==> job 4969 <==
==> flow/design.v <==
module debounc_1 (
	clk,
	n_rst,
	din,
	dout
);
parameter T_20MS = 15'd20_000;  
input clk;
input n_rst;
input din;
output dout;
reg [14:0] cnt;
wire cnt_restart;
reg din_d1;
always @(posedge clk or negedge n_rst)
	if(!n_rst) begin
		din_d1 <= 1'b0;
	end
	else begin
		din_d1 <= din;
	end
assign cnt_restart = (din != din_d1)? 1'b1 : 1'b0;
always @(posedge clk or negedge n_rst)
	if(!n_rst) begin
		cnt <= 15'h0000;
	end
	else begin
		cnt <= (cnt_restart == 1'b1)? T_20MS :
			   (cnt > 15'h0000)? cnt - 15'h0001 : cnt;
	end
reg dout_rdy;
always @(posedge clk or negedge n_rst)
	if(!n_rst) begin
		dout_rdy <= 1'b0;
	end
	else begin
		dout_rdy <= ((cnt == 15'h0000) && (cnt_restart == 1'b0))? din : dout_rdy;
	end	
assign dout = dout_rdy;
endmodule
module debounc_2 (
	clk,
	n_rst,
	din,
	dout
);
parameter T_20MS = 15'd20_000;  
input clk;
input n_rst;
input din;
output dout;
reg [14:0] cnt;
wire cnt_restart;
reg din_d1;
always @(posedge clk or negedge n_rst)
	if(!n_rst) begin
		din_d1 <= 1'b0;
	end
	else begin
		din_d1 <= din;
	end
assign cnt_restart = (din != din_d1)? 1'b1 : 1'b0;
always @(posedge clk or negedge n_rst)
	if(!n_rst) begin
		cnt <= 15'h0000;
	end
	else begin
		 cnt <= ((cnt_restart == 1'b1) && (cnt == 15'h0000))? T_20MS :
            (cnt > 15'h0000)? cnt - 15'h0001 : cnt;
	end
reg dout_rdy;
always @(posedge clk or negedge n_rst)
   if(!n_rst) begin
      dout_rdy <= 1'b0;
   end
   else begin
      dout_rdy <= (cnt == T_20MS)? din_d1 : dout_rdy;
   end   assign dout = dout_rdy;
endmodule
module debounc_3 (
	clk,
	n_rst,
	din,
	dout
);
parameter T_20MS = 15'd20_000;  
input clk;
input n_rst;
input din;
output dout;
reg [14:0] cnt;
wire cnt_restart;
reg din_d1;
always @(posedge clk or negedge n_rst)
	if(!n_rst) begin
		din_d1 <= 1'b0;
	end
	else begin
		din_d1 <= din;
	end
assign cnt_restart = (din != din_d1)? 1'b1 : 1'b0;
always @(posedge clk or negedge n_rst)
	if(!n_rst) begin
		cnt <= 15'h0000;
	end
	else begin
		 cnt <= ((cnt_restart == 1'b1) && (cnt == 15'h0000))? T_20MS :
            (cnt > 15'h0000)? cnt - 15'h0001 : cnt;
	end
reg dout_rdy;
always @(posedge clk or negedge n_rst)
	if(!n_rst) begin
		dout_rdy <= 1'b0;
	end
	else begin
		dout_rdy <= ((cnt == 15'h0000) && (cnt_restart == 1'b0))? din : dout_rdy;
	end	
assign dout = dout_rdy;
endmodule
module edge_det_p(
    clk,
    n_rst,
    b0,
    b0_on
);
input clk;
input n_rst;
input b0;
output b0_on;
reg b0_d1;
reg b0_d2;
wire b0_on;
always @(posedge clk or negedge n_rst)  
if(!n_rst) begin
    b0_d1 <= 1'b0;
    b0_d2 <= 1'b0;
end
else begin
    b0_d1 <= b0;
    b0_d2 <= b0_d1;
end
assign b0_on = (b0_d1 && !b0_d2) ? 1'b1 : 1'b0;  
endmodule
module led(
  clk,
  n_rst,
  din,
  dout
  );
input clk;
input n_rst;
input din;
output reg dout;
parameter T_1S = 20'd1_000_000; 
reg [19:0] counter; 
reg din_prev; 
always @(posedge clk or negedge n_rst) begin
  if (!n_rst) begin
    counter <= 0;
    dout <= 0;
    din_prev <= 0;
  end 
  else begin
    if (din != din_prev) begin
      counter <= 0;  
      dout <= 1;  
    end 
    else if (counter >= T_1S) begin
      dout <= 0;
      counter <= counter;  
    end 
    else begin
      counter <= counter + 1;  
    end
    din_prev <= din;  
  end
end
endmodule
module doorlock_hdl(
  clk,
  n_rst,
  bt,
  btstar,
  led
);
input clk;
input n_rst;
input [9:0] bt;
input btstar;
output led;
parameter S_IDLE = 3'h0;
parameter S_FIRST = 3'h1;
parameter S_SEC = 3'h2;
parameter S_LAST = 3'h3;
parameter S_OPEN = 3'h4;
parameter S_FAKE = 3'h5;
wire bt_any;
reg [2:0] c_state, n_state;
always @(posedge clk or negedge n_rst)
  if(!n_rst) begin
    c_state <= S_IDLE;
  end
  else begin
    c_state <= n_state;
  end
assign bt_any = (bt == 10'h000)? 1'b0 : 1'b1;
always @(c_state or bt or btstar or bt_any)
  case (c_state)
    S_IDLE : begin
      n_state = (bt[1] == 1'b1)? S_FIRST : c_state;
    end
    S_FIRST : begin
      n_state = (bt[2] == 1'b1)? S_SEC : ((btstar == 1'b1) || (bt_any == 1'b1))? S_IDLE : c_state;
    end
    S_SEC : begin
      n_state = (bt[7] == 1'b1)? S_LAST : (btstar == 1'b1) ? S_IDLE : (bt_any == 1'b1) ? S_FAKE : c_state;
    end
    S_LAST : begin
      n_state = (btstar == 1'b1)? S_OPEN : (bt[7] == 1'b1) ? c_state : (bt_any == 1'b1)? S_FAKE : c_state;
    end
    S_OPEN : begin
      n_state = S_IDLE;
    end
    S_FAKE : begin
      n_state = (bt[7] == 1'b1) ? S_LAST : (btstar == 1'b1) ? S_IDLE : c_state;
    end
    default : begin
      n_state = S_IDLE;
    end
  endcase
assign led = (c_state == S_OPEN)? 1'b1 : 1'b0;
endmodule
module bd_if(
  clk,
  n_rst,
  bt_i,
  btstar_i,
  led_i,
  bt_o,
  btstar_o,
  led_o
  );
parameter T_1S = 20'd1_000_000;
parameter T_20MS = 15'd20_000;
input clk;
input n_rst;
input [9:0] bt_i;
input btstar_i;
input led_i;
output [9:0] bt_o;
output btstar_o;
output led_o;
wire [9:0] dwire;
debounc_1 #(.T_20MS(T_20MS)) u_debounc0(
  .clk(clk),
  .n_rst(n_rst),
  .din(bt_i[0]),
  .dout(dwire[0])
);
edge_det_p u_edgedet_p0 (
  .clk(clk),
  .n_rst(n_rst),
  .b0(dwire[0]),
  .b0_on(bt_o[0])
  );
debounc_1 #(.T_20MS(T_20MS)) u_debounc1(
  .clk(clk),
  .n_rst(n_rst),
  .din(bt_i[1]),
  .dout(dwire[1])
);
edge_det_p u_edgedet_p1 (
  .clk(clk),
  .n_rst(n_rst),
  .b0(dwire[1]),
  .b0_on(bt_o[1])
  );
debounc_2 #(.T_20MS(T_20MS)) u_debounc2(
  .clk(clk),
  .n_rst(n_rst),
  .din(bt_i[2]),
  .dout(dwire[2])
);
edge_det_p u_edgedet_p2 (
  .clk(clk),
  .n_rst(n_rst),
  .b0(dwire[2]),
  .b0_on(bt_o[2])
  );
debounc_2 #(.T_20MS(T_20MS)) u_debounc3(
  .clk(clk),
  .n_rst(n_rst),
  .din(bt_i[3]),
  .dout(dwire[3])
);
edge_det_p u_edgedet_p3 (
  .clk(clk),
  .n_rst(n_rst),
  .b0(dwire[3]),
  .b0_on(bt_o[3])
  );
debounc_2 #(.T_20MS(T_20MS)) u_debounc4(
  .clk(clk),
  .n_rst(n_rst),
  .din(bt_i[4]),
  .dout(dwire[4])
);
edge_det_p u_edgedet_p4 (
  .clk(clk),
  .n_rst(n_rst),
  .b0(dwire[4]),
  .b0_on(bt_o[4])
  );
debounc_2 #(.T_20MS(T_20MS)) u_debounc5(
  .clk(clk),
  .n_rst(n_rst),
  .din(bt_i[5]),
  .dout(dwire[5])
);
edge_det_p u_edgedet_p5 (
  .clk(clk),
  .n_rst(n_rst),
  .b0(dwire[5]),
  .b0_on(bt_o[5])
  );
debounc_3 #(.T_20MS(T_20MS)) u_debounc6(
  .clk(clk),
  .n_rst(n_rst),
  .din(bt_i[6]),
  .dout(dwire[6])
);
edge_det_p u_edgedet_p6 (
  .clk(clk),
  .n_rst(n_rst),
  .b0(dwire[6]),
  .b0_on(bt_o[6])
  );
debounc_3 #(.T_20MS(T_20MS)) u_debounc7(
  .clk(clk),
  .n_rst(n_rst),
  .din(bt_i[7]),
  .dout(dwire[7])
);
edge_det_p u_edgedet_p7(
  .clk(clk),
  .n_rst(n_rst),
  .b0(dwire[7]),
  .b0_on(bt_o[7])
  );
debounc_3 #(.T_20MS(T_20MS)) u_debounc8(
  .clk(clk),
  .n_rst(n_rst),
  .din(bt_i[8]),
  .dout(dwire[8])
);
edge_det_p u_edgedet_p8 (
  .clk(clk),
  .n_rst(n_rst),
  .b0(dwire[8]),
  .b0_on(bt_o[8])
  );
debounc_3 #(.T_20MS(T_20MS)) u_debounc9(
  .clk(clk),
  .n_rst(n_rst),
  .din(bt_i[9]),
  .dout(dwire[9])
);
edge_det_p u_edgedet_p9 (
  .clk(clk),
  .n_rst(n_rst),
  .b0(dwire[9]),
  .b0_on(bt_o[9])
  );
edge_det_p u_edgedet_pstar (
  .clk(clk),
  .n_rst(n_rst),
  .b0(~btstar_i),
  .b0_on(btstar_o)
  );
led #(.T_1S(T_1S)) u_led(
  .clk(clk),
  .n_rst(n_rst),
  .din(led_i),
  .dout(led_o)
);
endmodule
module top(
	clk,
	n_rst,
	bt,
	btstar,
	led
);
parameter T_1S = 20'd1_000_000;  
parameter T_20MS = 15'd20_000;  
input clk;
input n_rst;
input [9:0] bt;
input btstar;
output led;
wire [9:0] bt_w;
wire btstar_w;
wire led_w;
bd_if #(
	.T_1S(T_1S),
	.T_20MS(T_20MS)
) u_bd_if(
    .clk(clk),
    .n_rst(n_rst),
    .bt_i(bt),
    .btstar_i(btstar),
    .led_i(led_w),
    .bt_o(bt_w),
    .btstar_o(btstar_w),
    .led_o(led)
);
doorlock_hdl u_doorlock(
    .clk(clk),
    .n_rst(n_rst),
    .bt(bt_w),
    .btstar(btstar_w),
    .led(led_w)
);
endmodule
==> flow/run.sh <==
#!/bin/bash
# the make line also repeats each setting of config.mk as NAME=value (left out here)
make -C /OpenROAD-flow-scripts/flow DESIGN_CONFIG=/design/flow/config.mk WORK_HOME=/design/flow/orfs CLKGATE_MAP_FILE= finish
==> flow/config.mk <==
export PLATFORM = sky130hd
export DESIGN_NAME = top
export DESIGN_NICKNAME = top
export VERILOG_FILES = /design/flow/design.v
export SDC_FILE = /design/flow/constraint.sdc
export NUM_CORES = 4
export LEC_CHECK = 0
export ABC_AREA = 1
export CAP_MARGIN = 40
export CORE_MARGIN = 7
export CORE_UTILIZATION = 40
export CTS_CLUSTER_DIAMETER = 192
export GPL_TIMING_DRIVEN = 1
export HOLD_SLACK_MARGIN = -0.04
export SLEW_MARGIN = 20
==> flow/constraint.sdc <==
create_clock -name core_clock -period 5.15 [get_ports {clk}]
set_input_delay 1.0300 -clock core_clock [delete_from_list [all_inputs] [get_ports {clk}]]
set_output_delay 1.0300 -clock core_clock [all_outputs]
set_load 0.01 [all_outputs]
==> job 5599 (differences from job 4969) <==
- CAP_MARGIN: 40 -> 35
- CTS_CLUSTER_SIZE: default -> 28
- SETUP_SLACK_MARGIN: default -> -0.18
==> job 1792 (differences from job 4969) <==
- ABC_AREA: 1 -> default
- CAP_MARGIN: 40 -> 15
- CELL_PAD_IN_SITES_GLOBAL_PLACEMENT: default -> 1
- CORE_MARGIN: 7 -> 2
- CORE_UTILIZATION: 40 -> 65
- CTS_CLUSTER_DIAMETER: 192 -> default
- HOLD_SLACK_MARGIN: -0.04 -> 0.23
- MIN_ROUTING_LAYER: default -> met1
- PLACE_DENSITY_LB_ADDON: default -> 0.26
- SETUP_SLACK_MARGIN: default -> -0.07
- SLEW_MARGIN: 20 -> 0
==> flow/constraint.sdc (replaced) <==
create_clock -name core_clock -period 1.91 [get_ports {clk}]
set_input_delay 0.3820 -clock core_clock [delete_from_list [all_inputs] [get_ports {clk}]]
set_output_delay 0.3820 -clock core_clock [all_outputs]
set_load 0.01 [all_outputs]
==> ci_impl_report.md <==
### Metrics collected by this job

| Metric | Value |
|---|---|
| CP startpoint | `u_bd_if.u_debounc4.cnt[1]` |
| Outcome | `complete, but fails checks` |
| Final setup margin | `-513 ps` |
| Bufs w/o clock | `165` |
| Clock share of power | `41.7%` |
| Failed Checks | `setup timing` |
| Met3 wire length | `806 um` |
| CTS resizes | `36` |
| Multiplexer share | `2.03%` |
| Clk_skew | `9.89 ps` |
| Yosys xor share | `7.69%` |
| CTS clk-pin slew, worst paths | `70 ps` |
| Tap cells | `216` |
| Width of the die | `130 um` |
| Final setup viols | `52` |
the above is filed under job 1792

==> ci_impl_report.md <==
### Metrics collected by this job

| Metric | Value |
|---|---|
| Outcome | `finished clean` |
| CTS resizes | `0` |
| Tap cells | `390` |
| Multiplexer share | `0%` |
| Width of the die | `187 um` |
| Final setup margin | `2640 ps` |
| Yosys xor share | `3.95%` |
| CP startpoint | `bt[1]` |
| CTS clk-pin slew, worst paths | `100 ps` |
| Clock share of power | `33.1%` |
the above is filed under job 5599

==> ci_impl_report.md <==
### Metrics collected by this job

| Metric | Value |
|---|---|
| Final setup viols | `0` |
| Met3 wire length | `703 um` |
| Multiplexer share | `0%` |
| Width of the die | `187 um` |
| CP startpoint | `u_bd_if.u_led.dout` |
| Yosys xor share | `3.95%` |
| CTS clk-pin slew, worst paths | `60 ps` |
| Final setup margin | `2720 ps` |
| Tap cells | `390` |
| Clk pwr | `2.07 mW` |
| Outcome | `finished clean` |
| Clock share of power | `51.0%` |
the above is filed under job 4969

Power figures rest on the tool's default switching activity, not on a simulated workload.
